<file path="design/flow/design.v">
`timescale 1ns / 1ps
module fixed_point_linear #(
    parameter INTEGER_W = 16,
    parameter FRACTIONAL_W = 16,
    parameter VALUE_OG_WIDTH = INTEGER_W + FRACTIONAL_W,
    parameter K_WIDTH = 32,  
    parameter B_WIDTH = INTEGER_W + FRACTIONAL_W,
    parameter VALUE_OUT_WIDTH = INTEGER_W + FRACTIONAL_W,
    parameter MULT_RESULT_WIDTH = VALUE_OG_WIDTH + K_WIDTH
) (
    input  logic clk,
    input  logic rst_n,
    input  logic signed [VALUE_OG_WIDTH-1:0] value_og,
    input  logic signed [K_WIDTH-1:0] k,
    input  logic signed [B_WIDTH-1:0] b,
    input  logic                      valid_i,
    output logic                      ready_o,
    input  logic                      ready_i,
    output logic                      valid_o,
    output logic signed [VALUE_OUT_WIDTH-1:0] value_out
);
    logic signed [VALUE_OG_WIDTH-1:0] value_og_reg;
    logic signed [K_WIDTH-1:0] k_reg;
    logic signed [B_WIDTH-1:0] b_reg;
    logic signed [MULT_RESULT_WIDTH-1:0] multiplication_reg;
    logic signed [MULT_RESULT_WIDTH-1:0] scaled_mult_reg;
    logic signed [VALUE_OUT_WIDTH-1:0] value_out_reg;
    logic valid_stage1, valid_stage2, valid_stage3, valid_stage4;
    logic signed [MULT_RESULT_WIDTH-1:0] multiplication;
    logic signed [MULT_RESULT_WIDTH-1:0] scaled_mult;
    logic signed [MULT_RESULT_WIDTH-1:0] addition;
    logic signed [VALUE_OUT_WIDTH-1:0] max_positive;
    logic signed [VALUE_OUT_WIDTH-1:0] max_negative;
    assign ready_o = ~valid_stage1 || (valid_stage1 && ready_i);
    always_ff @(posedge clk) begin
        if (!rst_n) begin
            value_og_reg <= '0;
            k_reg <= '0;
            b_reg <= '0;
            valid_stage1 <= 1'b0;
        end else begin
            if (ready_o) begin  
                value_og_reg <= value_og;
                k_reg <= k;
                b_reg <= b;
                valid_stage1 <= valid_i;
            end
        end
    end
    always_ff @(posedge clk) begin
        if (!rst_n) begin
            multiplication_reg <= '0;
            valid_stage2 <= 1'b0;
        end else begin
            if (valid_stage1) begin  
                multiplication_reg <= value_og_reg * k_reg;
                valid_stage2 <= valid_stage1;
            end else begin
                valid_stage2 <= 1'b0;
            end
        end
    end
    assign multiplication = multiplication_reg;
    always_ff @(posedge clk) begin
        if (!rst_n) begin
            scaled_mult_reg <= '0;
            valid_stage3 <= 1'b0;
        end else begin
            if (valid_stage2) begin  
                scaled_mult_reg <= multiplication >>> FRACTIONAL_W;  
                valid_stage3 <= valid_stage2;
            end else begin
                valid_stage3 <= 1'b0;
            end
        end
    end
    assign scaled_mult = scaled_mult_reg;
    always_ff @(posedge clk) begin
        if (!rst_n) begin
            value_out_reg <= '0;
            valid_stage4 <= 1'b0;
        end else begin
            if (valid_stage3) begin  
                addition = scaled_mult + {{(MULT_RESULT_WIDTH-B_WIDTH){b_reg[B_WIDTH-1]}}, b_reg};
                max_positive = (1 << (VALUE_OUT_WIDTH-1)) - 1;   
                max_negative = -(1 << (VALUE_OUT_WIDTH-1));      
                if ($signed(addition) > $signed(max_positive)) begin
                    value_out_reg <= max_positive;
                end else if ($signed(addition) < $signed(1'b0)) begin
                    value_out_reg <= 0;
                end else begin
                    value_out_reg <= addition[VALUE_OUT_WIDTH-1:0];
                end
                valid_stage4 <= valid_stage3;
            end else begin
                valid_stage4 <= 1'b0;
            end
        end
    end
    always_ff @(posedge clk) begin
        if (!rst_n) begin
            valid_o <= 1'b0;
            value_out <= '0;
        end else begin
            if (ready_i) begin  
                valid_o <= valid_stage4;
                value_out <= value_out_reg;
            end
        end
    end
endmodule
`timescale 1ns / 1ps
module fifo #(
    parameter DATA_WIDTH = 32,
    parameter DEPTH = 16,
    parameter START_NUMBER = 0
)(
    input  logic clk,
    input  logic reset_n,
    output  logic [DATA_WIDTH-1:0] s_axis_tdata,
    output  logic s_axis_tvalid,
    input logic s_axis_tready,
    input logic [DATA_WIDTH-1:0] m_axis_tdata,
    input logic m_axis_tvalid,
    output  logic m_axis_tready
);
    logic [DATA_WIDTH-1:0] mem [0:DEPTH-1];
    logic [$clog2(DEPTH)-1:0] wr_ptr;
    logic [$clog2(DEPTH)-1:0] rd_ptr;
    logic [$clog2(DEPTH):0] count;
    logic full, empty;
    assign full = (count == DEPTH);
    assign empty = (count == 0);
    assign m_axis_tready = !full;  
    assign s_axis_tvalid = (!empty);
    always_ff @(posedge clk or negedge reset_n) begin
        if (!reset_n) begin
            wr_ptr <= 0;
            rd_ptr <= 0;
            count <= START_NUMBER;
            s_axis_tdata <= 0;
        end else begin
            if (m_axis_tvalid && m_axis_tready) begin
                mem[wr_ptr] <= m_axis_tdata;
                wr_ptr <= (wr_ptr == DEPTH-1) ? 0 : wr_ptr + 1;
            end
            if (s_axis_tvalid && s_axis_tready ) begin
                s_axis_tdata <= mem[rd_ptr];
                rd_ptr <= (rd_ptr == DEPTH-1) ? 0 : rd_ptr + 1;
            end
            case ({m_axis_tvalid && m_axis_tready, s_axis_tvalid && s_axis_tready})
                2'b01: count <= count - 1;   
                2'b10: count <= count + 1;   
                2'b11: count <= count;       
                default: ;                   
            endcase
        end
    end
endmodule
`timescale 1ns / 1ps
module parallel_DAC #(     
    parameter FIFO_DEPTH = 4,
    parameter DATA_WIDTH = 32,
    parameter START_NUMBER = 4       
)(
    input logic      in_clk,
    input logic      in_reset,
    input logic      in_sdo, 
    input logic [DATA_WIDTH-1:0] in_data,
    input logic      valid, 
    output logic      ready,
    output logic     out_sclk,
    output logic     out_ss,
    output logic     out_sdio,
    output logic     out_busy,
    output logic        sel_1_0,
    output logic        sel_1_1,
    output logic        sel_2_0,
    output logic        sel_2_1,
    output logic        AS2_r,
    output logic [15:0] out_data
);
    logic      in_start;
    logic [5:0] timer;
    logic sclk, sclk_buf;
    logic sdio, ss, busy;
    logic [15:0] dout;
    logic [7:0] counter_data;
    logic [3:0] timer_sclk;
    logic [5:0] timer_delay;
    logic [15:0] data;
    logic sclk_pos; assign sclk_pos = ~sclk_buf & sclk;
    logic sclk_neg; assign sclk_neg = ~sclk & sclk_buf;
    logic     data_went;
    assign data [15:0] = in_data[15:0];
    assign out_sdio = sdio;
    assign out_sclk = sclk;
    assign out_ss = ss;
    assign out_busy = busy;
    logic [2:0] sel_r;
    logic block;
    always_ff @(posedge in_clk or negedge in_reset) begin
        if(!in_reset) begin
            timer_sclk <= 4'd0;
        end else begin
            timer_sclk <= (in_start && (timer_sclk < 4'd5)) ? 
                         timer_sclk + 1 : 4'd0;
        end
    end
    always_ff @(posedge in_clk or negedge in_reset) begin
        if(!in_reset) begin
            in_start <= 'd0;
        end else if (valid && ready ) begin
            in_start <= 1'b1;
        end else if (timer_delay == 6'd30 )
            in_start <= 'd0;
    end
    always_ff @(posedge in_clk or negedge in_reset) begin
        if(!in_reset) begin
            out_data <= 'd0;
        end else if (in_start) begin
            if (timer_delay == 6'd29) begin
                out_data <= data;
            end 
        end
    end
    always_ff @(posedge in_clk or negedge in_reset) begin
        if(!in_reset) begin
            sclk <= 1'b1;
        end else begin
            if(in_start) begin
                if(timer_sclk == 4'd4 && counter_data != 8'd16) 
                    sclk <= ~sclk;
                else if(counter_data == 8'd16) 
                    sclk <= 1'b1;
            end else begin
                sclk <= 1'b1;
            end
        end
    end
    always_ff @(posedge in_clk or negedge in_reset) begin
        if(!in_reset) begin
            sclk_buf <= 1'b1;
        end else begin
            sclk_buf <= sclk;
        end
    end
    always_ff @(posedge in_clk or negedge in_reset) begin
        if(!in_reset) begin
            counter_data <= 8'd0;
        end else begin
            if(in_start) begin
                if(sclk_pos && (counter_data < 8'd16)) 
                    counter_data <= counter_data + 1;
                else if( !in_start)
                    counter_data <= 8'd0;
            end else begin
                counter_data <= 8'd0;
            end
        end
    end
    always_ff @(posedge in_clk or negedge in_reset) begin
        if(!in_reset) begin
            dout <= 16'd0;
            block <= 0;
        end else begin
            if(in_start && !block) begin
                if(counter_data == 8'd0) begin
                    dout <= in_data[31:16];
                end else if((counter_data > 0) && (counter_data < 16) && sclk_neg) begin
                    dout <= {dout[14:0], 1'b0};
                end else if(counter_data == 16)
                 block <= 1'b1;   
            end else if (!in_start) begin
                block <= 1'b0;
            end
        end
    end
        always_comb begin
        if(!in_reset) begin
            ready <= 1'b0;
        end else begin
            if (valid && !in_start) begin
                ready <= 1'b1;
            end else  begin
                ready <= 1'b0;
            end
        end
    end
    always_ff @(posedge in_clk or negedge in_reset) begin
        if(!in_reset) begin
            sdio <= 1'b0;
        end else begin
            sdio <= (in_start) ? dout[15] : 1'b0;
        end
    end
    always_ff @(posedge in_clk or negedge in_reset) begin
        if(!in_reset) begin
            timer_delay <= 6'd0;
        end else begin
            if(in_start) begin
                if((counter_data == 8'd16) && (timer_delay < 6'd30)) 
                    timer_delay <= timer_delay + 1;
                else if(counter_data != 8'd16) 
                    timer_delay <= 6'd0;
            end else begin
                timer_delay <= 6'd0;
            end
        end
    end
    always_ff @(posedge in_clk or negedge in_reset) begin
        if(!in_reset) begin
            ss <= 1'b1;
        end else begin
            ss <= (busy) ? 1'b0 : 1'b1;
        end
    end
    always_ff @(posedge in_clk or negedge in_reset) begin
        if(!in_reset) begin
            busy <= 1'b0;
            data_went <= 1'b0; 
        end else begin
            if( in_start) begin
                busy <= (timer_delay != 6'd30);          
                data_went <= (timer_delay == 6'd29); 
            end else begin
                busy <= 1'b0;
            end
        end
    end
     always_ff @(posedge in_clk) begin
    if (!in_reset) begin
        sel_r <= 'b0;
        AS2_r <= 1'b0;
    end else if (data_went) begin
            sel_r<=sel_r + 1'b1;
       end else if(sel_r == 3'b010) begin
            AS2_r <= 1'b1;
        end else if(sel_r == 3'b100) begin
            sel_r <= 'b0;
            AS2_r <= 1'b0;
        end
end
assign sel_1_0 = (sel_r == 3'b001);
assign sel_1_1 = (sel_r == 3'b010);
assign sel_2_0 = (sel_r == 3'b011);
assign sel_2_1 = (sel_r == 3'b100);
endmodule
`timescale 1ns / 1ps
module top#(       
    parameter FIFO_DEPTH = 16,
    parameter DATA_WIDTH = 32,
    parameter START_NUMBER = 0    
)(
    input  logic        GCLK,
    input  logic        OTG_RESETN,
    input  logic [DATA_WIDTH-1:0] wdatax,
    input  logic [DATA_WIDTH-1:0] wdatay,
    input  logic        validx,
    input  logic        validy,
    input  logic [DATA_WIDTH-1:0] kx_u,
    input  logic [DATA_WIDTH-1:0] bx_u,
    input  logic [DATA_WIDTH-1:0] kx_c,
    input  logic [DATA_WIDTH-1:0] bx_c,
    input  logic [DATA_WIDTH-1:0] ky_u,
    input  logic [DATA_WIDTH-1:0] by_u,
    input  logic [DATA_WIDTH-1:0] ky_c,
    input  logic [DATA_WIDTH-1:0] by_c,
    output logic        sel_1_0,
    output logic        sel_1_1,
    output logic        sel_2_0,
    output logic        sel_2_1,
    output logic        AS2_r,
    output  logic       wready,
    output logic        JB1,
    output logic        JB2,
    output logic        JB3,
    output logic        JB4,
    output logic        JB7,
    output logic        JB8,
    output logic        JB9,
    output logic        JB10,
    output logic        JA1,
    output logic        JA2,
    output logic        JA3,
    output logic        JA4,
    output logic        JA7,
    output logic        JA8,
    output logic        JA9,
    output logic        JA10,
    output logic        JC1_N,
    output logic        JC1_P,
        input logic        JC2_N,
    output logic        JC2_P,
    output logic        JC3_P
);
 assign JC1_P = 1'b0;
 logic [31:0]  in_data;
 logic  in_valid;
 logic in_ready;
    logic                  u_ready;
    logic                  u_valid;
    logic [DATA_WIDTH-1:0] u_data;
    logic                  c_ready;
    logic                  c_valid;
    logic [DATA_WIDTH-1:0] c_data;  
    logic [DATA_WIDTH-1:0] k_u;
    logic [DATA_WIDTH-1:0] b_u;
    logic [DATA_WIDTH-1:0] k_c;
    logic [DATA_WIDTH-1:0] b_c;
    logic [DATA_WIDTH-1:0] wdata;
    logic  wvalid;
    logic  store_valid;
    logic  done; 
always_ff @(posedge GCLK or negedge OTG_RESETN) begin
    if (!OTG_RESETN) begin
        store_valid <= 1'b0;
        done<= 1'b0;
    end else begin
        if (validx && validy) begin
            store_valid <= validy;
            done <= validy;
        end else if (!validx && !validy && u_valid) begin
            done <= store_valid;
            store_valid <=1'b0;
        end
    end
end
always_ff @(posedge GCLK or negedge OTG_RESETN) begin
        if (!OTG_RESETN) begin
        wdata <= '0;
        k_u <= '0;
        b_u <= '0;
        k_c <= '0;
        b_c <= '0;
        wvalid <= 1'b0;
    end else if (validx) begin
        wdata <= wdatax;
        k_u <= kx_u;
        b_u <= bx_u;
        wvalid <= validx;
    end else if (u_valid) begin
        if (store_valid) begin
            wdata <= wdatay;
            k_u <= ky_u;
            b_u <= by_u;
            k_c <= kx_c;
            b_c <= bx_c;
            wvalid <= u_valid;
        end else if (done) begin
            k_c <= ky_c;
            b_c <= by_c;
        end
    end else begin
        wdata <= '0;
        wvalid <= 1'b0;
    end
end
parallel_DAC #(
    .FIFO_DEPTH(FIFO_DEPTH),
    .DATA_WIDTH(DATA_WIDTH),
    .START_NUMBER(START_NUMBER)
)dac_inst (
    .in_clk(GCLK),
    .in_reset(OTG_RESETN),
    .in_sdo(JC2_N), 
    .in_data(in_data),
    .out_sclk(JC2_P),
    .out_ss(JC1_N),
    .out_sdio(JC3_P),
    .out_busy(),
    .AS2_r(AS2_r),
    .valid(in_valid), 
    .sel_1_0(sel_1_0),
    .sel_1_1(sel_1_1),
    .sel_2_0(sel_2_0),
    .sel_2_1(sel_2_1),
    .ready(in_ready),
    .out_data({JA1,JA2,JA3,JA4,JA7,JA8,JA9,JA10,JB1,JB2,JB3,JB4,JB7,JB8,JB9,JB10})
);
    fifo #(
        .DATA_WIDTH(DATA_WIDTH),
        .DEPTH(FIFO_DEPTH)
    ) fifo_inst (
        .clk(GCLK),
        .reset_n(OTG_RESETN),
        .s_axis_tdata(in_data),
        .s_axis_tvalid(in_valid),
        .s_axis_tready(in_ready),
        .m_axis_tdata({wdata[31:16],c_data[31:16]}),
        .m_axis_tvalid(c_valid),
        .m_axis_tready(c_ready)
    );
fixed_point_linear mult_u (
    .clk(GCLK),
    .rst_n(OTG_RESETN),
    .value_og({wdata[15:0],16'b0}),
    .k(k_u),
    .b(b_u),
    .valid_i(wvalid),
    .ready_o(wready),
    .ready_i(u_ready),
    .valid_o(u_valid),
    .value_out(u_data)
);
fixed_point_linear mult_code (
    .clk(GCLK),
    .rst_n(OTG_RESETN),
    .value_og(u_data),
    .k(k_c),
    .b(b_c),
    .valid_i(u_valid),
    .ready_o(u_ready),
    .ready_i(c_ready),
    .valid_o(c_valid),
    .value_out(c_data)
);
endmodule
</file>
<file path="design/flow/run.sh">
#!/bin/bash
# the make line also repeats each setting of config.mk as NAME=value (left out here)
make -C /OpenROAD-flow-scripts/flow DESIGN_CONFIG=/design/flow/config.mk WORK_HOME=/design/flow/orfs CLKGATE_MAP_FILE= finish
</file>
<file path="design/flow/config.mk">
export PLATFORM = sky130hd
export DESIGN_NAME = top
export DESIGN_NICKNAME = top
export VERILOG_FILES = /design/flow/design.v
export SDC_FILE = /design/flow/constraint.sdc
export NUM_CORES = 4
export LEC_CHECK = 0
export CAP_MARGIN = 35
export CORE_MARGIN = 2
export CORE_UTILIZATION = 72
export CTS_CLUSTER_DIAMETER = 354
export CTS_CLUSTER_SIZE = 10
export MIN_ROUTING_LAYER = met1
export PLACE_DENSITY = 0.67
export SETUP_SLACK_MARGIN = 1.69
export SLEW_MARGIN = 5
</file>
<file path="design/flow/constraint.sdc">
create_clock -name core_clock -period 9.9 [get_ports {GCLK}]
set_input_delay 1.9800 -clock core_clock [delete_from_list [all_inputs] [get_ports {GCLK}]]
set_output_delay 1.9800 -clock core_clock [all_outputs]
set_load 0.01 [all_outputs]
</file>
==> results of run 1 <==
[final cells by class]
type	count	area, um^2	share of cell area, %
clock buffers	226	3890	3.372
inverters	1482	5585	4.842
repair buffers	600	5887	5.104
well taps	1903	2381	2.064
flip-flops and latches	1256	31770	27.54
multi-input cells	6982	65380	56.68
diodes	2	5.005	0.004339
clock inverters	16	452.9	0.3927
[timing repair]
action | 4_1_cts | 5_1_grt
gates cloned | 0 | 3
endpoints found under the setup margin | 24 | 24
gates resized | 57 | 127
pin swaps | 2 | 28
buffers inserted | 6 | 41
[routing by layer]
layer	global-route usage (%)	share of wire [%]
met2	63.14	47
met3	8.030	11
met5	0	0.0045
met4	17.09	5.0
met1	52.48	37
[through the flow]
step | power, mW | hold WS (ns)
detailed placement | 9.780 | 0.3463
floorplan | 8.331 | 0.3367
global placement | 9.588 | 0.3471
CTS | 14.75 | 0.3564
global route | 15.43 | 0.3696
finish | 14.87 | 0.3556
==> results.json, run 1 <==
{
  "power_leader": "sequential cells",
  "finalMaxSlewViolations": 0,
  "fin_crit_sh_pct": 81.08,
  "irDropWorstVdd_v": 0.0001998,
  "rsz0062_at_grt": "no",
  "cp.depth": 25,
  "final_util_pct": 80.20,
  "cp.required_ns": 10.54,
  "worst_setup_path_end_kind": "flip-flop",
  "synthAoiAreaFrac_pct": 8.528,
  "ys_chip_area_um2": 104400,
  "place_ws_ns": 0.9768,
  "cp-endpoint": "mult_code.multiplication_reg[54]",
  "seq_area_frac_synth_pct": 30.27,
  "dp_hpwl_um": 204600,
  "top_cell": "fa_1",
  "edf_count": 512,
  "fin_ws_ns": 1.873,
  "r2r-end": "mult_code.multiplication_reg[54]",
  "async_flop_share_pct": 21.18,
  "initCoreUtil_pct": 72.58,
  "max-clock-path-buffers": 3,
  "max_freq_mhz": 124.6,
  "p_leak_nw": 50.70,
  "pg_clk_mw": 4.98,
  "htree_levels": 4,
  "startpoint": "mult_code.k_reg[9]",
  "vias_per_cell": 6.152,
  "intPower_mw": 9.902,
  "grt-ovfl-total": 0,
  "rr_worst_depth": 25,
  "cts_hold_buffers": 0,
  "drtPass1Iterations": 6,
  "max_slew.worst_pin.slew_ns": 1.125,
  "simple_gate_area_share_pct": 13.53,
  "cp.arrival_ns": 8.66,
  "syn-mean-instance-area_um2": 10.12,
  "yosys_cells": 10310,
  "swShare_pct": 33.41,
  "maxCapViolCount": 0,
  "start_kind": "flip-flop",
  "ys.flop_type": "edfxtp_1",
  "dp_cells": 12170,
  "warning_count": 59,
  "setup_tns_ns": 0,
  "core_area_um2": 143800,
  "synthToLayoutAreaGrowth_pct": 10.50,
  "top_area_share_pct": 30.11,
  "crit_type": "flip-flop to flip-flop",
  "power_switching_mw": 4.968,
  "hold_class": "flip-flop to flip-flop",
  "rrSetupSlack_ns": 1.87,
  "pg_seq_mw": 6.10,
  "timing.slew.headroom_pct": 24.99,
  "antenna_found_initial": 6,
  "r2r_start": "mult_code.k_reg[9]",
  "grt_usage_pct": 39.31,
  "crit_path_top_delay_cell": "fa_1",
  "final_cells": 12470,
  "status": "finished clean",
  "path_buffers": 4,
  "postSynthCellCount": 10310,
  "drtAntennaViolNets": 0,
  "numClockSinks": 1256,
  "topCombFamilyByArea": "adder cells",
  "mux_area_share_pct": 3.512,
  "seqPwrFrac_pct": 41.0,
  "crit_path_max_incr_delay_ns": 0.56,
  "holdPathEnd": "dac_inst.ss",
  "wl_per_cell_um": 23.03,
  "cts_made_buffers": 143,
  "synth_cell_type_count": 93,
  "clockRootBuffer": "clkbuf_16",
  "synth.cell_area_um2": 104400,
  "cts_tree": "built",
  "critPathMaxFanout": 23,
  "hold_viol_final": 0,
  "synth_nets": 12620,
  "die.size.x_um": 384.8,
  "core.rowCount": 139,
  "hold_path_depth": 1,
  "gp_congestion": 0.9883,
  "setup_viol": 0,
  "grt_pass1_vias": 80380,
  "grt_pass1_wl_um": 445500,
  "vias": 76700,
  "combPwrFrac_pct": 25.5,
  "drtIter0Drc": 7587,
  "grt_max_degree": 211,
  "ys_sh_adder_pct": 35.08,
  "totalWireLength_um": 287100,
  "topCellsByArea": "fa_1 (30%), edfxtp_1 (15%), dfxtp_1 (9.2%)",
  "dieHeight_um": 384.8,
  "clk_pin_slew_worst_paths_ns": 0.07,
  "path_common_cell": "fa_1",
  "clockPowerShare_pct": 33.5,
  "crit_family": "adder cells",
  "nFillCells": 9049,
  "ys_seq_elements": 1256,
  "final_area_um2": 115300,
  "io_buffers": 348,
  "clk_latency_ns": 0.82,
  "common_cells": "fa_1 (1,570), nand2_1 (1,510), inv_1 (1,479), and2_1 (727), clkbuf_1 (547)",
  "drc": 0,
  "power.density_nw_per_um2": 128.9,
  "fin_nets": 12780,
  "pin_count": 351,
  "yosysWarnings": 5,
  "fin_crit_ns": 8.027,
  "powerComb_mw": 3.79,
  "top_area_cell": "fa_1",
  "chipArea_um2": 148000,
  "synth-xor-area-share_pct": 1.569,
  "min_from": "dac_inst.busy",
  "clock-skew-final_ns": 0.06745,
  "post_dp_cell_area_um2": 109900
}
==> inputs of run 2 (changes only) <==
Settings changed: ABC_AREA set to 0, CAP_MARGIN 35 to 30, CELL_PAD_IN_SITES_GLOBAL_PLACEMENT set to 2, CORE_ASPECT_RATIO set to 1.3, CORE_MARGIN 2 to 8, CORE_UTILIZATION 72 to 36, CTS_CLUSTER_DIAMETER 354 to not set, CTS_CLUSTER_SIZE 10 to 88, GPL_ROUTABILITY_DRIVEN set to 1, GPL_TIMING_DRIVEN set to 0, HOLD_SLACK_MARGIN set to 0.21, MIN_ROUTING_LAYER met1 to not set, PLACE_DENSITY 0.67 to not set, PLACE_DENSITY_LB_ADDON set to 0.01, SETUP_SLACK_MARGIN 1.69 to 0.35, SLEW_MARGIN 5 to 25, TNS_END_PERCENT set to 5.
Clock period 9.9 ns to 9.15 ns, I/O delays scaled along.
==> run 2 against run 1 <==
  * Still clean on timing, DRC and antenna
  * Utilization fell by 38 points
  * Clock power grew 23%
  * First-iteration DRC count is 37% lower
  * Total power increased by 19%
==> results.json, run 2 <==
{
  "seq_area_frac_synth_pct": 30.27,
  "max-clock-path-buffers": 3,
  "ys_sh_adder_pct": 35.08,
  "rrSetupSlack_ns": 0.48,
  "maxCapViolCount": 0,
  "crit_path_max_incr_delay_ns": 0.67,
  "htree_levels": 4,
  "gp_congestion": 0.9447,
  "hold_class": "flip-flop to flip-flop",
  "power_switching_mw": 6.324,
  "dieHeight_um": 630.0,
  "irDropWorstVdd_v": 0.0002061,
  "critPathMaxFanout": 10,
  "timing.slew.headroom_pct": 26.77,
  "top_area_cell": "fa_1",
  "crit_type": "flip-flop to flip-flop",
  "min_from": "dac_inst.busy",
  "grt_pass1_vias": 83370,
  "hold_path_depth": 1,
  "common_cells": "fa_1 (1,570), nand2_1 (1,510), inv_1 (1,479), and2_1 (727), clkbuf_1 (547)",
  "numClockSinks": 1256,
  "clockPowerShare_pct": 34.8,
  "fin_nets": 13250,
  "warning_count": 46,
  "intPower_mw": 11.32,
  "rr_worst_depth": 25,
  "hold_viol_final": 0,
  "synth_nets": 12620,
  "drtPass1Iterations": 6,
  "grt-ovfl-total": 0,
  "finalMaxSlewViolations": 0,
  "r2r-end": "mult_code.multiplication_reg[60]",
  "seqPwrFrac_pct": 37.3,
  "yosysWarnings": 5,
  "crit_family": "adder cells",
  "synthToLayoutAreaGrowth_pct": 15.86,
  "drtAntennaViolNets": 0,
  "comb_area_um2": 65440,
  "simple_gate_area_share_pct": 13.53,
  "synth.cell_area_um2": 104400,
  "cp.arrival_ns": 9.36,
  "top_area_share_pct": 30.11,
  "r2r_start": "mult_code.value_og_reg[18]",
  "holdWs_ns": 0.3545,
  "cp.required_ns": 9.84,
  "pin_count": 351,
  "top_cell": "fa_1",
  "postSynthCellCount": 10310,
  "max_slew.worst_pin.slew_ns": 1.099,
  "path_buffers": 3,
  "power_mw": 17.64,
  "worst_setup_path_end_kind": "flip-flop",
  "clock-skew-final_ns": 0.08110,
  "chipArea_um2": 307600,
  "swShare_pct": 35.85,
  "cts_tree": "built",
  "flop_area_um2": 31740,
  "antenna_found_initial": 28,
  "die.size.x_um": 488.3,
  "topCellsByArea": "fa_1 (30%), edfxtp_1 (15%), dfxtp_1 (9.2%)",
  "core_area_um2": 288800,
  "cp.depth": 25,
  "drtIter0Drc": 4775,
  "powerComb_mw": 4.93,
  "setup_viol": 0,
  "grt_usage_pct": 27.81,
  "topCombFamilyByArea": "adder cells",
  "fin_crit_ns": 8.671,
  "path_common_cell": "fa_1",
  "dp_hpwl_um": 359100,
  "rsz0062_at_grt": "yes",
  "clockRootBuffer": "clkbuf_16",
  "io_buffers": 348,
  "mux_area_share_pct": 3.512,
  "cts_made_buffers": 150,
  "totalWireLength_um": 432500,
  "max_freq_mhz": 115.3,
  "yosys_cells": 10310,
  "startpoint": "mult_code.value_og_reg[18]",
  "ys_chip_area_um2": 104400,
  "synth_cell_type_count": 93,
  "initCoreUtil_pct": 36.14,
  "start_kind": "flip-flop",
  "drc": 0,
  "ys_seq_elements": 1256,
  "pg_clk_mw": 6.13,
  "vias_per_cell": 5.173,
  "status": "finished clean",
  "holdPathEnd": "dac_inst.ss",
  "power_leader": "sequential cells",
  "fin_crit_sh_pct": 94.76,
  "crit_path_top_delay_cell": "fa_1",
  "async_flop_share_pct": 21.18,
  "edf_count": 512,
  "grt_pass1_wl_um": 613700,
  "wl_per_cell_um": 28.94,
  "p_leak_nw": 52.34,
  "grt_max_degree": 77,
  "syn-mean-instance-area_um2": 10.12,
  "nFillCells": 28770,
  "pg_seq_mw": 6.58,
  "clk_pin_slew_worst_paths_ns": 0.06,
  "synth-xor-area-share_pct": 1.569,
  "vias": 77300,
  "cp-endpoint": "mult_code.multiplication_reg[60]",
  "synthAoiAreaFrac_pct": 8.528,
  "power.density_nw_per_um2": 145.8,
  "clk_latency_ns": 0.83,
  "ys.flop_type": "edfxtp_1",
  "combPwrFrac_pct": 27.9,
  "core.rowCount": 225
}
==> run 2: layout make-up <==
| type | count | share of cell area, % |
|---|---|---|
| clock inverter | 65 | 0.7914 |
| tap | 3859 | 3.992 |
| inverter | 1482 | 4.615 |
| antenna | 16 | 0.03310 |
| sequential | 1256 | 26.25 |
| buffer | 591 | 2.388 |
| multi-input combinational | 6982 | 54.10 |
| timing repair buffer | 480 | 4.394 |
| clock buffer | 212 | 3.439 |
==> run 2: metal layers <==
metal / global-route usage (%) / vias to the layer above / share of wire (%)
met1: 32.49 / 40100 / 38
met2: 49.84 / 2232 / 51
li1: - / 34220 / -
met3: 3.106 / 740 / 4.3
met4: 15.00 / 6 / 7.1
met5: 0 / - / 0.012
==> run 2: timing repair <==
action,CTS,global route
buffers inserted,17,8
pin swaps,6,8
setup endpoints to repair,43,18
hold buffers,0,0
gates resized,295,209
==> run 2: metrics by stage <==
| stage | instance area, um^2 | utilization (%) | setup slack (ns) | cells | TNS [ns] |
|---|---|---|---|---|---|
| 2_1_floorplan | 104400 | - | 1.347 | 10310 | 0 |
| 3_3_place_gp | 112700 | 39.02 | -11.71 | 14520 | -9692.43 |
| 3_5_place_dp | 114600 | 39.69 | -1.860 | 14620 | -20.40 |
| 4_1_cts | 120500 | 41.73 | 0.3332 | 14920 | 0 |
| 5_1_grt | 120900 | 41.86 | 0.3053 | 14930 | 0 |
| 6_report | 121000 | 41.87 | 0.4795 | 14940 | 0 |
==> inputs of run 3 (changes only) <==
Settings changed: ABC_AREA 0 to not set, CAP_MARGIN 30 to 35, CELL_PAD_IN_SITES_GLOBAL_PLACEMENT 2 to not set, CORE_ASPECT_RATIO 1.3 to not set, CORE_MARGIN 8 to 2, CORE_UTILIZATION 36 to 72, CTS_CLUSTER_DIAMETER set to 68, CTS_CLUSTER_SIZE 88 to 14, GPL_ROUTABILITY_DRIVEN 1 to not set, GPL_TIMING_DRIVEN 0 to not set, HOLD_SLACK_MARGIN 0.21 to 0.29, MIN_ROUTING_LAYER set to met1, PLACE_DENSITY_LB_ADDON 0.01 to 0.28, SETUP_SLACK_MARGIN 0.35 to 1.69, SLEW_MARGIN 25 to 35, TNS_END_PERCENT 5 to not set.
Clock period 9.15 ns to 6.52 ns, I/O delays scaled along.
==> run 3 against run 2 <==
  * Now fails the layout checks on setup timing
  * Synthesized cell count unchanged
  * Highest routed layer unchanged
  * Final cell count fell by 13%
  * Register-to-register slack worse by 1.9 ns
  * Wire length down 27%
  * Critical path type unchanged
  * Largest power group unchanged
  * Critical path depth up 3
  * Sequential power increased by 39%
  * Combinational power is 36% higher
==> results.json, run 3 <==
{
  "status": "failed layout checks",
  "so.violations": "setup timing",
  "powerComb_mw": 6.72,
  "power_switching_mw": 7.764,
  "grt-ovfl-total": 0,
  "cp.arrival_ns": 8.53,
  "numClockSinks": 1256,
  "drtIter0Drc": 9288,
  "setup_tns_ns": -45.50,
  "chipArea_um2": 148000,
  "cts_tree": "built",
  "path_common_cell": "fa_1",
  "clk_latency_ns": 0.82,
  "crit_path_top_delay_cell": "fa_1",
  "rsz0062_at_grt": "yes",
  "power_mw": 22.49,
  "drc": 0,
  "warning_count": 59,
  "holdPathEnd": "dac_inst.ss",
  "pg_clk_mw": 6.62,
  "synthToLayoutAreaGrowth_pct": 16.41,
  "gp_congestion": 0.9571,
  "drtAntennaViolNets": 0,
  "crit_type": "flip-flop to flip-flop",
  "path_buffers": 7,
  "power.density_nw_per_um2": 185.1,
  "ys_chip_area_um2": 104400,
  "htree_levels": 3,
  "wl_per_cell_um": 24.39,
  "clk_pin_slew_worst_paths_ns": 0.07,
  "totalWireLength_um": 316700,
  "intPower_mw": 14.73,
  "cp.depth": 28,
  "post_dp_cell_area_um2": 114600,
  "critPathMaxFanout": 12,
  "fin_nets": 13300,
  "grt_usage_pct": 42.29,
  "synthAoiAreaFrac_pct": 8.528,
  "start_kind": "flip-flop",
  "hold_path_depth": 1,
  "top_area_share_pct": 30.11,
  "die.size.x_um": 384.8,
  "top_area_cell": "fa_1",
  "grt_pass1_vias": 87570,
  "flop_area_um2": 31770,
  "combPwrFrac_pct": 29.9,
  "startpoint": "mult_code.k_reg[13]",
  "max-clock-path-buffers": 3,
  "mux_area_share_pct": 3.512,
  "initCoreUtil_pct": 72.58,
  "vias_per_cell": 6.318,
  "hold_viol_final": 0,
  "r2r-end": "mult_code.multiplication_reg[56]",
  "seqPwrFrac_pct": 40.7,
  "hold_class": "flip-flop to flip-flop",
  "ys_seq_elements": 1256,
  "max_freq_mhz": 126.3,
  "common_cells": "fa_1 (1,570), nand2_1 (1,510), inv_1 (1,479), and2_1 (727), clkbuf_1 (547)",
  "power_leader": "sequential cells",
  "ys.flop_type": "edfxtp_1",
  "cts_made_buffers": 113,
  "drtPass1Iterations": 9,
  "setup_viol": 65,
  "fin_crit_sh_pct": 121.4,
  "syn-mean-instance-area_um2": 10.12,
  "synth.cell_area_um2": 104400,
  "core.rowCount": 139,
  "async_flop_share_pct": 21.18,
  "comb_area_um2": 67110,
  "final_util_pct": 84.49,
  "min_from": "dac_inst.busy",
  "io_buffers": 348,
  "fin_crit_ns": 7.918,
  "ys_sh_adder_pct": 35.08,
  "postSynthCellCount": 10310,
  "seq_area_frac_synth_pct": 30.27,
  "nFillCells": 7095,
  "antenna_found_initial": 7,
  "dp_hpwl_um": 216300,
  "topCellsByArea": "fa_1 (30%), edfxtp_1 (15%), dfxtp_1 (9.2%)",
  "core_area_um2": 143800,
  "pin_count": 351,
  "dp_cells": 12630,
  "yosys_cells": 10310,
  "crit_path_max_incr_delay_ns": 0.61,
  "timing.slew.headroom_pct": 38.01,
  "pg_seq_mw": 9.15,
  "finalMaxSlewViolations": 0,
  "r2r_start": "mult_code.k_reg[13]",
  "synth-xor-area-share_pct": 1.569,
  "edf_count": 512,
  "swShare_pct": 34.52,
  "topCombFamilyByArea": "adder cells",
  "worst_setup_path_end_kind": "flip-flop",
  "top_cell": "fa_1",
  "dieHeight_um": 384.8,
  "vias": 82050,
  "cp.required_ns": 7.13,
  "synth_cell_type_count": 93,
  "grt_max_degree": 140,
  "clock-skew-final_ns": 0.07402,
  "rr_worst_depth": 28,
  "p_leak_nw": 53.82,
  "final_area_um2": 121500,
  "clockRootBuffer": "clkbuf_16",
  "yosysWarnings": 5,
  "rrSetupSlack_ns": -1.40,
  "final_cells": 12990,
  "clockPowerShare_pct": 29.4,
  "grt_pass1_wl_um": 479400,
  "max_slew.worst_pin.slew_ns": 0.9289,
  "cp-endpoint": "mult_code.multiplication_reg[56]",
  "simple_gate_area_share_pct": 13.53,
  "irDropWorstVdd_v": 0.0003195,
  "crit_family": "adder cells",
  "fin_ws_ns": -1.398,
  "synth_nets": 12620,
  "maxCapViolCount": 0
}
[run 3: per-stage QoR]
step / setup slack, ns / hold WS (ns)
floorplan: -0.8898 / 0.3367
global placement: -1.328 / 0.3621
detailed placement: -1.511 / 0.3579
CTS: -1.189 / 0.3806
global route: -1.732 / 0.3885
finish: -1.398 / 0.3765
[run 3: what timing repair did]
action                     4_1_cts  5_1_grt
gates cloned                     3        3
pin swaps                      195      117
gates resized                  331      166
hold buffers                     0        0
setup endpoints to repair       99      100
hold endpoints to repair         0        0
setup buffers                   94       46
[run 3: cell type report]
class                           count  share of cell area (%)
Antenna cell                        2                0.004118
Clock buffer                      177                   2.568
Clock inverter                     30                  0.3902
Inverter                         1482                   4.593
Multi-Input combinational cell   6982                   55.23
Sequential cell                  1256                   26.14
Tap cell                         1903                   1.959
Timing Repair Buffer             1154                   9.112
[run 3: metal layers]
metal	up-vias	track usage, %	share of wire [%]
met2	5813	68.74	47
met5	-	0	0.0085
met3	1697	8.543	11
met1	40350	52.93	34
li1	34190	-	-
met4	4	25.12	7.7
==> inputs of run 4 (changes only) <==
Settings changed: CAP_MARGIN 35 to 0, CELL_PAD_IN_SITES_DETAIL_PLACEMENT set to 1, CELL_PAD_IN_SITES_GLOBAL_PLACEMENT set to 1, CORE_MARGIN 2 to 6, CORE_UTILIZATION 72 to 40, CTS_CLUSTER_DIAMETER 68 to not set, CTS_CLUSTER_SIZE 14 to not set, HOLD_SLACK_MARGIN 0.29 to not set, MIN_ROUTING_LAYER met1 to not set, PLACE_DENSITY_LB_ADDON 0.28 to 0.04, SETUP_SLACK_MARGIN 1.69 to not set, SLEW_MARGIN 35 to 20.
Clock period 6.52 ns to 10.0 ns, I/O delays scaled along.
==> run 4 against run 3 <==
  * Now clean on timing, DRC and antenna
  * Clock skew increased by 0.039 ns
  * Sequential share of layout area increased by 1.0 points
  * Clock power decreased by 18%
  * Final cell count increased by 7.2%
  * Clock-buffer cell count increased by 25
  * Total power decreased by 33%
  * Setup slack improved by 2.3 ns
  * Via count decreased by 11%
==> results.json, run 4 <==
{
  "ys.flop_type": "edfxtp_1",
  "ys_chip_area_um2": 104400,
  "clk_latency_ns": 0.83,
  "hold_path_depth": 1,
  "post_cts_buffers": 0,
  "seqPwrFrac_pct": 39.9,
  "pin_count": 351,
  "topCellsByArea": "fa_1 (30%), edfxtp_1 (15%), dfxtp_1 (9.2%)",
  "numClockSinks": 1256,
  "gp_congestion": 0.8592,
  "crit_path_top_delay_cell": "dfxtp_1",
  "synth-xor-area-share_pct": 1.569,
  "fin_nets": 12710,
  "cp.required_ns": 10.58,
  "maxCapViolCount": 0,
  "rrSetupSlack_ns": 0.93,
  "path_buffers": 5,
  "powerComb_mw": 3.66,
  "die.size.x_um": 522.9,
  "pg_clk_mw": 5.44,
  "combPwrFrac_pct": 24.2,
  "topCombFamilyByArea": "adder cells",
  "fin_ws_ns": 0.9288,
  "place_ws_ns": 0.7190,
  "rsz0062_at_grt": "no",
  "core.rowCount": 187,
  "start_kind": "flip-flop",
  "top_area_cell": "fa_1",
  "core_area_um2": 259500,
  "crit_type": "flip-flop to flip-flop",
  "cp.arrival_ns": 9.65,
  "io_buffers": 348,
  "max_freq_mhz": 110.2,
  "ys_seq_elements": 1256,
  "chipArea_um2": 273400,
  "antenna_found_initial": 9,
  "seq_area_frac_synth_pct": 30.27,
  "fin_crit_ns": 9.071,
  "syn-mean-instance-area_um2": 10.12,
  "p_leak_nw": 50.57,
  "intPower_mw": 10.06,
  "synth_cell_type_count": 93,
  "fin_crit_sh_pct": 90.71,
  "warning_count": 50,
  "irDropWorstVdd_v": 0.0001682,
  "synthToLayoutAreaGrowth_pct": 11.60,
  "crit_path_max_incr_delay_ns": 0.65,
  "vias": 73390,
  "wl_per_cell_um": 23.05,
  "post_cts_resized": 0,
  "power_switching_mw": 5.086,
  "clockRootBuffer": "clkbuf_16",
  "cts_tree": "built",
  "r2r_start": "mult_code.value_og_reg[6]",
  "worst_setup_path_end_kind": "flip-flop",
  "top_area_share_pct": 30.11,
  "grt_pass1_wl_um": 502800,
  "holdWs_ns": 0.3502,
  "holdPathEnd": "dac_inst.ss",
  "pg_seq_mw": 6.05,
  "drtPass1Iterations": 5,
  "cp-endpoint": "mult_code.multiplication_reg[60]",
  "clock-skew-final_ns": 0.1135,
  "mux_area_share_pct": 3.512,
  "grt_pass1_vias": 82370,
  "r2r-end": "mult_code.multiplication_reg[60]",
  "htree_levels": 4,
  "yosys_cells": 10310,
  "ys_sh_adder_pct": 35.08,
  "status": "finished clean",
  "drtAntennaViolNets": 0,
  "setup_tns_ns": 0,
  "initCoreUtil_pct": 40.23,
  "synth.cell_area_um2": 104400,
  "synth_nets": 12620,
  "max_slew.worst_pin.slew_ns": 1.103,
  "hold_viol_final": 0,
  "cts_made_buffers": 146,
  "hold_class": "flip-flop to flip-flop",
  "clockPowerShare_pct": 35.9,
  "grt_max_degree": 179,
  "power_leader": "sequential cells",
  "path_common_cell": "fa_1",
  "critPathMaxFanout": 19,
  "drtIter0Drc": 3882,
  "power.density_nw_per_um2": 130.0,
  "cts_hold_buffers": 0,
  "rr_worst_depth": 27,
  "swShare_pct": 33.58,
  "max-clock-path-buffers": 3,
  "crit_family": "adder cells",
  "top_cell": "fa_1",
  "edf_count": 512,
  "clk_pin_slew_worst_paths_ns": 0.06,
  "dp_hpwl_um": 241100,
  "finalMaxSlewViolations": 0,
  "timing.slew.headroom_pct": 26.48,
  "grt_usage_pct": 23.71,
  "drc": 0,
  "synthAoiAreaFrac_pct": 8.528,
  "grt-ovfl-total": 0,
  "totalWireLength_um": 321000,
  "dieHeight_um": 522.9,
  "vias_per_cell": 5.270,
  "async_flop_share_pct": 21.18,
  "postSynthCellCount": 10310,
  "min_from": "dac_inst.busy",
  "startpoint": "mult_code.value_og_reg[6]",
  "simple_gate_area_share_pct": 13.53,
  "cp.depth": 27,
  "common_cells": "fa_1 (1,570), nand2_1 (1,510), inv_1 (1,479), and2_1 (727), clkbuf_1 (547)",
  "yosysWarnings": 5,
  "setup_viol": 0
}
-- run 4: area by class of cell --
cell class | count | area [um^2]
diodes | 3 | 7.507
flip-flops and latches | 1256 | 31630
fillers | 28480 | 143000
inverters | 1482 | 5570
clock inverters | 67 | 874.6
repair buffers | 532 | 4959
well taps | 3402 | 4257
multi-input cells | 6982 | 65130
clock buffers | 202 | 4068
-- run 4: stage by stage --
stage,utilization (%),instances,total power [mW],area (um^2)
2_1_floorplan,-,10310,8.248,104400
3_3_place_gp,42.98,13650,9.748,111500
3_5_place_dp,42.99,13650,9.846,111500
4_1_cts,44.89,13920,15.34,116500
5_1_grt,44.89,13920,15.91,116500
6_report,44.90,13930,15.15,116500
-- run 4: layer usage --
| metal | track usage (%) | wire (um) |
|---|---|---|
| met1 | 33.40 | 147600 |
| met2 | 39.91 | 153900 |
| met3 | 2.639 | 12950 |
| met4 | 4.841 | 6678 |
| met5 | 0 | 0 |
==> inputs of run 5 (changes only) <==
Settings changed: ABC_AREA set to 1, CAP_MARGIN 0 to 20, CELL_PAD_IN_SITES_DETAIL_PLACEMENT 1 to not set, CELL_PAD_IN_SITES_GLOBAL_PLACEMENT 1 to not set, CORE_MARGIN 6 to 2, CORE_UTILIZATION 40 to 72, CTS_CLUSTER_DIAMETER set to 330, CTS_CLUSTER_SIZE set to 99, PLACE_DENSITY set to 0.6, PLACE_DENSITY_LB_ADDON 0.04 to not set, SETUP_SLACK_MARGIN set to 0.75, TNS_END_PERCENT set to 5.
Clock period 10.0 ns to 4.98 ns, I/O delays scaled along.
==> run 5 against run 4 <==
  * Synthesized cell count grew 25%
  * The flow now stops in global routing (5_1_grt)
  * Die size shrank 43%
  * Synthesized area grew 5.2%
==> results.json, run 5 <==
{
  "grt_usage_pct": 59.98,
  "top_area_share_pct": 28.61,
  "chipArea_um2": 155700,
  "pin_count": 351,
  "clockRootBuffer": "clkbuf_16",
  "die.size.x_um": 394.6,
  "synth_cell_type_count": 65,
  "max-clock-path-buffers": 3,
  "synth_nets": 15240,
  "synth.cell_area_um2": 109900,
  "topCellsByArea": "fa_1 (29%), edfxtp_1 (14%), inv_1 (9.5%)",
  "status": "did not finish",
  "numClockSinks": 1256,
  "core_area_um2": 151700,
  "topCombFamilyByArea": "adder cells",
  "ys_chip_area_um2": 109900,
  "simple_gate_area_share_pct": 15.55,
  "htree_levels": 1,
  "seq_area_frac_synth_pct": 28.77,
  "io_buffers": 348,
  "ys_sh_adder_pct": 33.34,
  "mux_area_share_pct": 0.08200,
  "top_cell": "inv_1",
  "stop_stage": "global routing (5_1_grt)",
  "edf_count": 512,
  "dp_hpwl_um": 293300,
  "syn-mean-instance-area_um2": 8.497,
  "ys.flop_type": "edfxtp_1",
  "gp_congestion": 1.033,
  "yosys_cells": 12930,
  "initCoreUtil_pct": 72.40,
  "postSynthCellCount": 12930,
  "stop_error": "[ERROR GRT-0232] Routing congestion too high. Check the congestion heatmap in the GUI.",
  "top_area_cell": "fa_1",
  "synth-xor-area-share_pct": 1.062,
  "cts_made_buffers": 17,
  "synthAoiAreaFrac_pct": 9.303,
  "common_cells": "inv_1 (2,784), nand2_1 (2,731), fa_1 (1,570), nor2_1 (1,187), o21ai_0 (673)",
  "ys_seq_elements": 1256,
  "dieHeight_um": 394.6,
  "async_flop_share_pct": 21.18,
  "yosysWarnings": 5,
  "post_dp_cell_area_um2": 122500,
  "core.rowCount": 143,
  "grt-ovfl-total": 162,
  "cts_hold_buffers": 0
}
## run 5: repair_timing
item	in CTS
setup buffers	21
setup endpoints to repair	91
resized	367
pin swaps	102
## run 5: metal layers
metal,global-route usage [%],overflow
met2,82.00,90
met1,65.01,4
met3,35.78,8
met4,48.41,59
met5,22.69,1
## run 5: through the flow
step | setup WS, ns | hold WS (ns) | instances | total power [mW]
2_1_floorplan | -1.888 | 0.3367 | 12930 | 15.67
3_3_place_gp | -2.435 | 0.4024 | 15640 | 19.20
3_5_place_dp | -2.600 | 0.4174 | 15640 | 19.58
4_1_cts | -2.131 | 0.4180 | 15690 | 23.55
==> inputs of run 6 (changes only) <==
Settings changed: CAP_MARGIN 20 to 35, CTS_CLUSTER_DIAMETER 330 to 214, CTS_CLUSTER_SIZE 99 to 14, HOLD_SLACK_MARGIN set to 0.29, MIN_ROUTING_LAYER set to met1, PLACE_DENSITY 0.6 to not set, PLACE_DENSITY_LB_ADDON set to 0.28, SETUP_SLACK_MARGIN 0.75 to 1.69, SLEW_MARGIN 20 to 35, TNS_END_PERCENT 5 to not set.
Clock period 4.98 ns to 8.99 ns, I/O delays scaled along.
==> run 6 against run 5 <==
  * The flow again stops in global routing (5_1_grt)
  * Synthesized area is the same
  * Die size unchanged
  * Synthesized cell count unchanged
==> results.json, run 6 <==
{
  "top_area_cell": "fa_1",
  "ys_seq_elements": 1256,
  "edf_count": 512,
  "yosysWarnings": 5,
  "core.rowCount": 143,
  "cts_hold_buffers": 0,
  "chipArea_um2": 155700,
  "post_dp_cell_area_um2": 115300,
  "common_cells": "inv_1 (2,784), nand2_1 (2,731), fa_1 (1,570), nor2_1 (1,187), o21ai_0 (673)",
  "io_buffers": 348,
  "stop_error": "[ERROR GRT-0232] Routing congestion too high. Check the congestion heatmap in the GUI.",
  "core_area_um2": 151700,
  "pin_count": 351,
  "ys.flop_type": "edfxtp_1",
  "syn-mean-instance-area_um2": 8.497,
  "top_cell": "inv_1",
  "max-clock-path-buffers": 3,
  "initCoreUtil_pct": 72.40,
  "seq_area_frac_synth_pct": 28.77,
  "async_flop_share_pct": 21.18,
  "dp_hpwl_um": 268300,
  "simple_gate_area_share_pct": 15.55,
  "die.size.x_um": 394.6,
  "postSynthCellCount": 12930,
  "status": "did not finish",
  "top_area_share_pct": 28.61,
  "ys_sh_adder_pct": 33.34,
  "yosys_cells": 12930,
  "ys_chip_area_um2": 109900,
  "gp_congestion": 1.024,
  "dieHeight_um": 394.6,
  "grt_usage_pct": 60.07,
  "numClockSinks": 1256,
  "synthAoiAreaFrac_pct": 9.303,
  "topCellsByArea": "fa_1 (29%), edfxtp_1 (14%), inv_1 (9.5%)",
  "topCombFamilyByArea": "adder cells",
  "htree_levels": 3,
  "synth_nets": 15240,
  "cts_made_buffers": 99,
  "clockRootBuffer": "clkbuf_16",
  "stop_stage": "global routing (5_1_grt)",
  "synth.cell_area_um2": 109900,
  "synth-xor-area-share_pct": 1.062,
  "grt-ovfl-total": 110,
  "mux_area_share_pct": 0.08200,
  "synth_cell_type_count": 65
}
[run 6: what timing repair did]
action / 4_1_cts
resized: 189
gates cloned: 1
setup endpoints to repair: 49
buffers inserted: 26
pin swaps: 8
[run 6: per-layer routing]
metal | overflow | GRT usage (%)
met1 | 5 | 64.73
met2 | 61 | 81.86
met3 | 4 | 36.05
met4 | 39 | 50.03
met5 | 1 | 20.57
[run 6: metrics by stage]
| step | util (%) | setup slack, ns | total power, mW | hold WS [ns] | std cells |
|---|---|---|---|---|---|
| after CTS | 78.49 | 1.654 | 14.31 | 0.3794 | 15050 |
| after detailed placement | 75.97 | 0.7782 | 10.06 | 0.3620 | 14850 |
| after global placement | 75.91 | 0.9546 | 9.877 | 0.3476 | 14850 |
| after floorplan | - | 1.784 | 8.667 | 0.3367 | 12930 |
==> inputs of run 7 (changes only) <==
Settings changed: ABC_AREA 1 to not set, CAP_MARGIN 35 to 20, CORE_UTILIZATION 72 to 8, CTS_CLUSTER_DIAMETER 214 to not set, CTS_CLUSTER_SIZE 14 to not set, HOLD_SLACK_MARGIN 0.29 to not set, MIN_ROUTING_LAYER met1 to not set, PLACE_DENSITY set to 0.6, PLACE_DENSITY_LB_ADDON 0.28 to not set, SETUP_SLACK_MARGIN 1.69 to not set, SLEW_MARGIN 35 to 20.
Clock period 8.99 ns to 12.2 ns, I/O delays scaled along.
==> run 7 against run 6 <==
  * Now clean on timing, DRC and antenna
  * Die size increased to 8.4 times the previous value
  * Synthesized cell count is 20% lower
  * Synthesized area down 5.0%
==> results.json, run 7 <==
{
  "cp.depth": 26,
  "wl_per_cell_um": 11.69,
  "power_switching_mw": 4.192,
  "core.rowCount": 419,
  "cts_hold_buffers": 0,
  "pg_seq_mw": 4.91,
  "timing.slew.headroom_pct": 21.70,
  "synth.cell_area_um2": 104400,
  "edf_count": 512,
  "drc": 0,
  "rr_worst_depth": 26,
  "dp_hpwl_um": 245100,
  "yosysWarnings": 5,
  "htree_levels": 4,
  "topCombFamilyByArea": "adder cells",
  "antenna_found_initial": 35,
  "hold_class": "flip-flop to flip-flop",
  "synth_cell_type_count": 93,
  "swShare_pct": 34.16,
  "irDropWorstVdd_v": 0.0001220,
  "status": "finished clean",
  "postSynthCellCount": 10310,
  "ys.flop_type": "edfxtp_1",
  "r2r_start": "mult_code.k_reg[3]",
  "grt_pass1_wl_um": 490000,
  "die.size.x_um": 1146,
  "clockRootBuffer": "clkbuf_16",
  "drtPass1Iterations": 6,
  "clockPowerShare_pct": 34.6,
  "cts_made_buffers": 136,
  "gp_congestion": 0.7996,
  "ys_chip_area_um2": 104400,
  "cp.arrival_ns": 10.16,
  "fin_ws_ns": 2.684,
  "post_cts_buffers": 0,
  "power_leader": "sequential cells",
  "top_cell": "fa_1",
  "fin_nets": 12710,
  "pg_clk_mw": 4.24,
  "clock-skew-final_ns": 0.09319,
  "worst_setup_path_end_kind": "flip-flop",
  "hold_viol_final": 0,
  "core_area_um2": 1301000,
  "crit_type": "flip-flop to flip-flop",
  "min_from": "dac_inst.busy",
  "rsz0062_at_grt": "no",
  "setup_viol": 0,
  "top_area_share_pct": 30.11,
  "seq_area_frac_synth_pct": 30.27,
  "ys_sh_adder_pct": 35.08,
  "synthToLayoutAreaGrowth_pct": 27.91,
  "cp-endpoint": "mult_code.multiplication_reg[60]",
  "simple_gate_area_share_pct": 13.53,
  "grt_max_degree": 119,
  "rrSetupSlack_ns": 2.68,
  "synth-xor-area-share_pct": 1.569,
  "cp.required_ns": 12.84,
  "place_ws_ns": 2.787,
  "pin_count": 351,
  "crit_family": "adder cells",
  "io_buffers": 348,
  "totalWireLength_um": 324700,
  "holdPathEnd": "dac_inst.ss",
  "path_buffers": 6,
  "vias": 72720,
  "combPwrFrac_pct": 25.4,
  "mux_area_share_pct": 3.512,
  "common_cells": "fa_1 (1,570), nand2_1 (1,510), inv_1 (1,479), and2_1 (727), clkbuf_1 (547)",
  "hold_path_depth": 1,
  "initCoreUtil_pct": 8.023,
  "ys_seq_elements": 1256,
  "synth_nets": 12620,
  "warning_count": 52,
  "clk_latency_ns": 0.83,
  "final_cells": 27790,
  "p_leak_nw": 50.36,
  "syn-mean-instance-area_um2": 10.12,
  "synthAoiAreaFrac_pct": 8.528,
  "grt_pass1_vias": 74560,
  "powerComb_mw": 3.12,
  "dieHeight_um": 1146,
  "path_common_cell": "fa_1",
  "topCellsByArea": "fa_1 (30%), edfxtp_1 (15%), dfxtp_1 (9.2%)",
  "startpoint": "mult_code.k_reg[3]",
  "numClockSinks": 1256,
  "setup_tns_ns": 0,
  "power.density_nw_per_um2": 91.90,
  "finalMaxSlewViolations": 0,
  "start_kind": "flip-flop",
  "r2r-end": "mult_code.multiplication_reg[60]",
  "crit_path_max_incr_delay_ns": 0.94,
  "grt-ovfl-total": 0,
  "maxCapViolCount": 0,
  "fin_crit_sh_pct": 78.00,
  "max_freq_mhz": 105.1,
  "vias_per_cell": 2.617,
  "yosys_cells": 10310,
  "post_cts_resized": 0,
  "drtIter0Drc": 5714,
  "clk_pin_slew_worst_paths_ns": 0.07,
  "dp_cells": 27530,
  "cts_tree": "built",
  "drtAntennaViolNets": 0,
  "chipArea_um2": 1314000,
  "critPathMaxFanout": 18,
  "fin_crit_ns": 9.516,
  "async_flop_share_pct": 21.18,
  "intPower_mw": 8.079,
  "top_area_cell": "fa_1",
  "crit_path_top_delay_cell": "fa_1",
  "seqPwrFrac_pct": 40.0,
  "grt_usage_pct": 4.835,
  "max-clock-path-buffers": 4,
  "max_slew.worst_pin.slew_ns": 1.168
}
==> run 7: layer usage <==
metal | GRT usage (%) | wire, um | vias to the layer above
li1 | - | - | 33090
met2 | 7.558 | 142500 | 2175
met4 | 1.060 | 7387 | 2
met3 | 1.003 | 24490 | 320
met1 | 6.814 | 150400 | 37140
met5 | 0 | 13 | -
==> run 7: through the flow <==
stage               power (mW)  utilization [%]  cell area [um^2]  hold slack [ns]
global placement         8.094            9.916            129000           0.3470
CTS                      12.42            10.26            133400           0.3593
global route             12.92            10.26            133500           0.3762
detailed placement       8.114            9.916            129000           0.3470
floorplan                6.760                -            104400           0.3367
finish                   12.27            10.26            133500           0.3545
==> run 7: layout make-up <==
type                    instances  area (um^2)
diodes                         19        47.55
clock inverters                60        593.1
repair buffers                546         5019
clock buffers                 183         3826
flip-flops and latches       1256        31620
well taps                   17260        21600
fillers                    149700      1168000
inverters                    1482         5572
multi-input cells            6982        65250
==> inputs of run 8 (changes only) <==
Settings changed: CAP_MARGIN 20 to 35, CORE_UTILIZATION 8 to 43, CTS_CLUSTER_DIAMETER set to 267, CTS_CLUSTER_SIZE set to 10, MIN_ROUTING_LAYER set to met2, PLACE_DENSITY 0.6 to not set, PLACE_DENSITY_LB_ADDON set to 0.15, SETUP_SLACK_MARGIN set to 1.69, SLEW_MARGIN 20 to 5.
Clock period 12.2 ns to 16.0 ns, I/O delays scaled along.
==> run 8 against run 7 <==
  * Synthesized area did not move
  * The layout now fails its checks (DRC)
  * Setup slack improved by 3.8 ns
  * Hold slack improved by 0.038 ns
  * Critical endpoint is now mult_code.multiplication_reg[54]
==> results.json, run 8 <==
{
  "status": "failed layout checks",
  "so.violations": "DRC",
  "mux_area_share_pct": 3.512,
  "rsz0062_at_grt": "no",
  "topCombFamilyByArea": "adder cells",
  "hold_class": "flip-flop to flip-flop",
  "synth-xor-area-share_pct": 1.569,
  "irDropWorstVdd_v": 0.0001219,
  "yosysWarnings": 5,
  "dieHeight_um": 496.7,
  "vias_per_cell": 7.269,
  "cp.arrival_ns": 10.21,
  "rrSetupSlack_ns": 6.44,
  "flop_area_um2": 31650,
  "start_kind": "flip-flop",
  "power_leader": "sequential cells",
  "drtPass1Iterations": 53,
  "core.rowCount": 180,
  "cts_hold_buffers": 0,
  "ys_chip_area_um2": 104400,
  "grt_max_degree": 101,
  "topCellsByArea": "fa_1 (30%), edfxtp_1 (15%), dfxtp_1 (9.2%)",
  "synth_cell_type_count": 93,
  "clockPowerShare_pct": 34.4,
  "crit_path_top_delay_cell": "dfxtp_1",
  "hold_viol_final": 0,
  "warning_count": 51,
  "ys_seq_elements": 1256,
  "drtAntennaViolNets": 0,
  "swShare_pct": 34.45,
  "startpoint": "mult_code.value_og_reg[11]",
  "fin_crit_ns": 9.561,
  "max_slew.worst_pin.slew_ns": 1.036,
  "synth_nets": 12620,
  "pg_seq_mw": 3.76,
  "min_from": "mult_u.value_out[27]",
  "synthToLayoutAreaGrowth_pct": 10.64,
  "cts_made_buffers": 143,
  "clockRootBuffer": "clkbuf_16",
  "gp_congestion": 0.9863,
  "drtIter0Drc": 14830,
  "fin_nets": 12680,
  "r2r_start": "mult_code.value_og_reg[11]",
  "cts_tree": "built",
  "dp_hpwl_um": 207800,
  "async_flop_share_pct": 21.18,
  "max_freq_mhz": 104.6,
  "edf_count": 512,
  "timing.slew.headroom_pct": 30.85,
  "crit_family": "adder cells",
  "clk_pin_slew_worst_paths_ns": 0.08,
  "grt_usage_pct": 36.43,
  "path_buffers": 4,
  "postSynthCellCount": 10310,
  "intPower_mw": 6.093,
  "r2r-end": "mult_code.multiplication_reg[54]",
  "yosys_cells": 10310,
  "wl_per_cell_um": 22.04,
  "top_area_cell": "fa_1",
  "nFillCells": 22350,
  "worst_setup_path_end_kind": "flip-flop",
  "synthAoiAreaFrac_pct": 8.528,
  "post_dp_cell_area_um2": 110900,
  "top_cell": "fa_1",
  "core_area_um2": 241000,
  "combPwrFrac_pct": 25.2,
  "seq_area_frac_synth_pct": 30.27,
  "hold_path_depth": 2,
  "ys_sh_adder_pct": 35.08,
  "crit_type": "flip-flop to flip-flop",
  "cp-endpoint": "mult_code.multiplication_reg[54]",
  "synth.cell_area_um2": 104400,
  "syn-mean-instance-area_um2": 10.12,
  "totalWireLength_um": 301400,
  "initCoreUtil_pct": 43.32,
  "grt-ovfl-total": 0,
  "antenna_found_initial": 1,
  "path_common_cell": "fa_1",
  "clock-skew-final_ns": 0.09350,
  "power_switching_mw": 3.203,
  "max-clock-path-buffers": 3,
  "pg_clk_mw": 3.20,
  "grt_pass1_vias": 115500,
  "maxCapViolCount": 0,
  "comb_area_um2": 65120,
  "top_area_share_pct": 30.11,
  "die.size.x_um": 496.7,
  "place_ws_ns": 6.968,
  "post_cts_resized": 0,
  "rr_worst_depth": 25,
  "power.density_nw_per_um2": 80.49,
  "ys.flop_type": "edfxtp_1",
  "fin_ws_ns": 6.439,
  "finalMaxSlewViolations": 0,
  "crit_path_max_incr_delay_ns": 0.80,
  "seqPwrFrac_pct": 40.4,
  "io_buffers": 348,
  "powerComb_mw": 2.34,
  "vias": 99390,
  "setup_viol": 0,
  "simple_gate_area_share_pct": 13.53,
  "critPathMaxFanout": 27,
  "holdWs_ns": 0.3929,
  "post_cts_buffers": 0,
  "pin_count": 351,
  "final_area_um2": 115500,
  "cp.depth": 25,
  "drc": 4,
  "clk_latency_ns": 0.86,
  "cp.required_ns": 16.65,
  "common_cells": "fa_1 (1,570), nand2_1 (1,510), inv_1 (1,479), and2_1 (727), clkbuf_1 (547)",
  "chipArea_um2": 246700,
  "setup_tns_ns": 0,
  "htree_levels": 4,
  "numClockSinks": 1256,
  "fin_crit_sh_pct": 59.76,
  "holdPathEnd": "mult_code.value_og_reg[27]",
  "grt_pass1_wl_um": 466800,
  "p_leak_nw": 50.11
}
-- run 8: layout make-up --
cell class | count | area share [%]
diodes | 15 | 0.03250
repair buffers | 503 | 4.148
inverters | 1482 | 4.823
clock inverters | 15 | 0.3640
well taps | 3185 | 3.450
flip-flops and latches | 1256 | 27.40
clock buffers | 235 | 3.397
multi-input cells | 6982 | 56.38
-- run 8: through the flow --
| step | power (mW) | std cells | util (%) |
|---|---|---|---|
| global placement | 5.984 | 13390 | 46.01 |
| floorplan | 5.155 | 10310 | - |
| detailed placement | 6.040 | 13400 | 46.03 |
| finish | 9.296 | 13670 | 47.93 |
| global route | 9.706 | 13670 | 47.92 |
| CTS | 9.183 | 13650 | 47.83 |
-- run 8: routing by layer --
metal | vias to the layer above | global-route usage (%) | part of all wire, % | routed length [um]
met4 | 94 | 5.887 | 7.6 | 23020
met3 | 2593 | 49.86 | 42 | 126300
met2 | 27630 | 42.47 | 49 | 148300
li1 | 32760 | - | - | -
met5 | - | 14.77 | 1.3 | 3777
met1 | 36310 | - | 0 | 0
==> inputs of run 9 (changes only) <==
Settings changed: CAP_MARGIN 35 to 20, CORE_MARGIN 2 to 4, CORE_UTILIZATION 43 to 40, CTS_CLUSTER_DIAMETER 267 to not set, CTS_CLUSTER_SIZE 10 to 19, GPL_ROUTABILITY_DRIVEN set to 0, MIN_ROUTING_LAYER met2 to not set, PLACE_DENSITY_LB_ADDON 0.15 to 0.01, SETUP_SLACK_MARGIN 1.69 to not set, SLEW_MARGIN 5 to 20, TNS_END_PERCENT set to 5.
Clock period 16.0 ns to 10.0 ns, I/O delays scaled along.
==> run 9 against run 8 <==
  * Final cell count up 2.0%
  * Flip-flop count unchanged
  * The run now finishes clean
  * Non-clock buffer count up 45
  * Total power up 63%
  * Clock-buffer cell count down 25
  * Clock skew up 0.0017 ns
  * Critical path type unchanged
  * Synthesized cell count unchanged
==> results.json, run 9 <==
{
  "ys_sh_adder_pct": 35.08,
  "synth-xor-area-share_pct": 1.569,
  "grt_max_degree": 142,
  "grt_usage_pct": 23.17,
  "flop_area_um2": 31620,
  "cts_hold_buffers": 0,
  "totalWireLength_um": 311000,
  "finalMaxSlewViolations": 0,
  "worst_setup_path_end_kind": "flip-flop",
  "r2r_start": "mult_code.value_og_reg[6]",
  "timing.slew.headroom_pct": 23.52,
  "mux_area_share_pct": 3.512,
  "power_switching_mw": 4.941,
  "wl_per_cell_um": 22.30,
  "cts_made_buffers": 156,
  "synth_nets": 12620,
  "yosys_cells": 10310,
  "max-clock-path-buffers": 4,
  "numClockSinks": 1256,
  "common_cells": "fa_1 (1,570), nand2_1 (1,510), inv_1 (1,479), and2_1 (727), clkbuf_1 (547)",
  "cp.depth": 27,
  "drtAntennaViolNets": 0,
  "max_slew.worst_pin.slew_ns": 1.146,
  "vias": 72540,
  "top_area_cell": "fa_1",
  "cp.arrival_ns": 9.73,
  "pg_seq_mw": 6.05,
  "setup_tns_ns": 0,
  "async_flop_share_pct": 21.18,
  "drt-met1-wl_um": 140900,
  "power_leader": "sequential cells",
  "crit_path_top_delay_cell": "dfxtp_1",
  "cp.required_ns": 10.62,
  "hold_viol_final": 0,
  "syn-mean-instance-area_um2": 10.12,
  "post_cts_resized": 0,
  "clk_pin_slew_worst_paths_ns": 0.07,
  "irDropWorstVdd_v": 0.0001451,
  "dieHeight_um": 518.9,
  "dr_wl_met2_um": 149900,
  "clk_latency_ns": 0.86,
  "fin_nets": 12740,
  "startpoint": "mult_code.value_og_reg[6]",
  "max_freq_mhz": 109.8,
  "power.density_nw_per_um2": 130.2,
  "synth.cell_area_um2": 104400,
  "seqPwrFrac_pct": 39.8,
  "top_area_share_pct": 30.11,
  "post_cts_buffers": 0,
  "synthToLayoutAreaGrowth_pct": 11.69,
  "htree_levels": 4,
  "vias_per_cell": 5.202,
  "postSynthCellCount": 10310,
  "swShare_pct": 32.54,
  "yosysWarnings": 5,
  "combPwrFrac_pct": 23.9,
  "r2r-end": "mult_code.multiplication_reg[54]",
  "path_buffers": 6,
  "crit_family": "adder cells",
  "start_kind": "flip-flop",
  "maxCapViolCount": 0,
  "drc": 0,
  "top_cell": "fa_1",
  "status": "finished clean",
  "hold_path_depth": 0,
  "grt_pass1_wl_um": 481500,
  "fin_crit_sh_pct": 91.05,
  "rr_worst_depth": 27,
  "pg_clk_mw": 5.50,
  "hold_class": "flip-flop to flip-flop",
  "rsz0062_at_grt": "no",
  "clock-skew-final_ns": 0.09521,
  "nFillCells": 24950,
  "crit_path_max_incr_delay_ns": 1.08,
  "critPathMaxFanout": 16,
  "ys.flop_type": "edfxtp_1",
  "crit_type": "flip-flop to flip-flop",
  "synth_cell_type_count": 93,
  "topCellsByArea": "fa_1 (30%), edfxtp_1 (15%), dfxtp_1 (9.2%)",
  "synthAoiAreaFrac_pct": 8.528,
  "clockPowerShare_pct": 36.2,
  "initCoreUtil_pct": 40.19,
  "ys_seq_elements": 1256,
  "core_area_um2": 259700,
  "chipArea_um2": 269200,
  "fin_crit_ns": 9.105,
  "setup_viol": 0,
  "min_from": "dac_inst.sclk",
  "grt-ovfl-total": 0,
  "clockRootBuffer": "clkbuf_16",
  "place_ws_ns": 0.9278,
  "grt_pass1_vias": 77340,
  "pin_count": 351,
  "comb_area_um2": 65130,
  "cts_tree": "built",
  "edf_count": 512,
  "ys_chip_area_um2": 104400,
  "seq_area_frac_synth_pct": 30.27,
  "holdPathEnd": "dac_inst.sclk_buf",
  "fin_ws_ns": 0.8949,
  "simple_gate_area_share_pct": 13.53,
  "antenna_found_initial": 6,
  "intPower_mw": 10.24,
  "topCombFamilyByArea": "adder cells",
  "wl_met3_um": 13520,
  "rrSetupSlack_ns": 0.89,
  "highest_layer": "met4",
  "drtPass1Iterations": 5,
  "die.size.x_um": 518.9,
  "powerComb_mw": 3.63,
  "cp-endpoint": "mult_code.multiplication_reg[54]",
  "drtIter0Drc": 4495,
  "dp_hpwl_um": 228400,
  "warning_count": 49,
  "path_common_cell": "fa_1",
  "core.rowCount": 187,
  "io_buffers": 348,
  "p_leak_nw": 50.70
}
[run 9: layout make-up]
class                           count  share of cell area [%]
Antenna cell                        3                0.006439
Clock buffer                      210                   3.673
Clock inverter                     62                  0.5430
Inverter                         1482                   4.779
Multi-Input combinational cell   6982                   55.86
Sequential cell                  1256                   27.12
Tap cell                         3402                   3.651
Timing Repair Buffer              548                   4.362
[run 9: stage by stage]
step	std cells	instance area (um^2)	util [%]	hold WS (ns)	power (mW)
after floorplan	10310	104400	-	0.3367	8.248
after global placement	13670	111600	42.98	0.3773	9.772
after detailed placement	13670	111600	42.99	0.3707	9.815
after CTS	13940	116600	44.88	0.3762	15.39
after global routing	13940	116600	44.89	0.3858	15.98
final	13950	116600	44.89	0.3701	15.18
[run 9: metal layers]
layer,GRT usage (%),vias up
met1,32.37,37550
met2,39.09,1596
li1,-,33100
met4,4.684,0
met3,2.616,290
met5,0,-
Power is estimated from default activity; no workload was simulated.
